## LED_flow
module LED_flow(
  input      i_clk,                     
  input      i_rst_n,                   
  input      pause,                     
  output reg [6:0] keyboard_val,        
  output reg [7:0] keyboard             
 );
reg [1:0] cnt2;                         
reg [3:0] flag;                         
reg [23:0] flag_time;                   
reg key_clk_sec;                        
reg key_clk_sec_d;
reg [1:0] cnt;                          
reg key_clk_d;
wire key_clk  = cnt[1];                 
wire sec_tick = key_clk_sec & ~key_clk_sec_d;
wire scan_tick = key_clk & ~key_clk_d;
always @ (posedge i_clk)
   begin
     if (i_rst_n) begin
         cnt <= 2'd0;
         cnt2 <= 2'd0;
         key_clk_sec <= 1'b0;
         key_clk_sec_d <= 1'b0;
         key_clk_d <= 1'b0;
     end else begin
         cnt <= cnt + 1'b1;
         cnt2 <= (cnt2 + 1'b1) % 2'd3;
         if(cnt2 < 2'd1)
             key_clk_sec <= 1'b1;
         else
             key_clk_sec <= 1'b0;
         key_clk_sec_d <= key_clk_sec;
         key_clk_d <= key_clk;
     end
   end
always @ (posedge i_clk)
  begin
    if (i_rst_n)
        flag_time <= 24'b0;
    else if(sec_tick && !pause)
        flag_time <= (flag_time + 1'b1) % 24'd8640000;
  end
always @ (posedge i_clk)
  if (i_rst_n) begin
    flag <= 4'd0;
    keyboard <= 8'b1111_1111;
    keyboard_val <= 7'b1111111;
  end else if (scan_tick)
  begin
    flag <= (flag + 1'b1) % 4'd8;
    case(flag)
       4'h0:begin
                keyboard <= 8'b0111_1111;    
                case((flag_time / 19'd360000) / 4'd10)
                4'd0:keyboard_val <= 7'b0000001;
                4'd1:keyboard_val <= 7'b1001111;
                4'd2:keyboard_val <= 7'b0010010;
                4'd3:keyboard_val <= 7'b0000110;
                4'd4:keyboard_val <= 7'b1001100;
                4'd5:keyboard_val <= 7'b0100100;
                4'd6:keyboard_val <= 7'b0100000;
                4'd7:keyboard_val <= 7'b0001111;
                4'd8:keyboard_val <= 7'b0000000;
                4'd9:keyboard_val <= 7'b0001100;
                endcase
            end
       4'h1:begin
  ...
For scale: ~3800 cells after synthesis, roughly 48 flip-flops, ~0.025 mm^2 of cells after synthesis.
Settings: LEC_CHECK=0, CAP_MARGIN=20, CORE_MARGIN=2, CORE_UTILIZATION=30, CTS_CLUSTER_DIAMETER=261, CTS_CLUSTER_SIZE=98, PLACE_DENSITY=0.6, SLEW_MARGIN=20; clock period 25.0 ns.
run.sh (not shown) runs the stock make flow with config.mk's settings and CLKGATE_MAP_FILE=.
The starting point completed without violations.
==> next run, changes <==
- CORE_UTILIZATION: 30 -> 40
- CTS_CLUSTER_DIAMETER: 261 -> not set
- CTS_CLUSTER_SIZE: 98 -> not set
- clock period: 25.0 -> 24.3 ns (I/O delays scaled with it)
Effect:
- setup slack got worse by 180 ps
- sequential share of layout area is about the same
- cell area stays flat
- die size decreases by about 25%
- clock skew stays flat
- routed wire length increases by 0.95%
- worst hold slack is about the same
==> next run, changes <==
- CORE_UTILIZATION: 40 -> 65
- TNS_END_PERCENT: not set -> 5
- clock period: 24.3 -> 19.7 ns (I/O delays scaled with it)
Effect:
- The new run completed, yet does not pass: negative setup slack
- worst setup slack degrades by 2400 ps
- clock-buffer cell count goes down by 1
- cell area goes up by about a fifth
==> next run, changes <==
- SETUP_SLACK_MARGIN: not set -> 3.7
- clock period: 19.7 -> 13.5 ns (I/O delays scaled with it)
Outcome: The new run died in 5_1_grt, error GRT-0116. Die size does not change. Area after synthesis does not change. Synthesized cell count is unchanged.

---

LED_flow again, from the RTL that the note above started with.
## LED_flow
module LED_flow(
  input      i_clk,                     
  input      i_rst_n,                   
  input      pause,                     
  output reg [6:0] keyboard_val,        
  output reg [7:0] keyboard             
 );
Settings: LEC_CHECK=0, ABC_AREA=1, CAP_MARGIN=20, CORE_MARGIN=2, CORE_UTILIZATION=65, CTS_CLUSTER_DIAMETER=246, HOLD_SLACK_MARGIN=-0.07, PLACE_DENSITY_LB_ADDON=0.01, SETUP_SLACK_MARGIN=0.44, SLEW_MARGIN=20, TNS_END_PERCENT=5; clock period 19.7 ns.
The baseline stopped in global routing (5_1_grt), error GRT-0232.
Rerun with:
Settings changed: CORE_UTILIZATION 65 to 51, CTS_CLUSTER_DIAMETER 246 to default, HOLD_SLACK_MARGIN -0.07 to default, PLACE_DENSITY from default to 0.6, PLACE_DENSITY_LB_ADDON 0.01 to default, SETUP_SLACK_MARGIN 0.44 to default, TNS_END_PERCENT 5 to default.
Clock period 19.7 ns to 18.9 ns, I/O delays scaled along.
Result: The new run produced a layout that fails on negative setup slack; die size goes up by 27%; area after synthesis stays the same; synthesized cell count is unchanged.
Rerun with:
Settings changed: ABC_AREA 1 to default, CORE_UTILIZATION 51 to 56, PLACE_DENSITY 0.6 to default, SETUP_SLACK_MARGIN from default to 3.9.
Clock period 18.9 ns to 13.5 ns, I/O delays scaled along.
What happened: The changed run ran to the end with violations: negative setup slack; synthesized cell count is lower by about 15%; fmax rose by 30%; core utilization went up by 14 points; clock skew is higher by 0.0059 ns; sequential share of layout area shrinks by 0.13 points; worst setup slack gains 1.4 ns; critical path depth falls by 190; count of clock-buffer cells in the layout climbs by 1; final cell count is lower by about 10%; die size falls by about 9%.
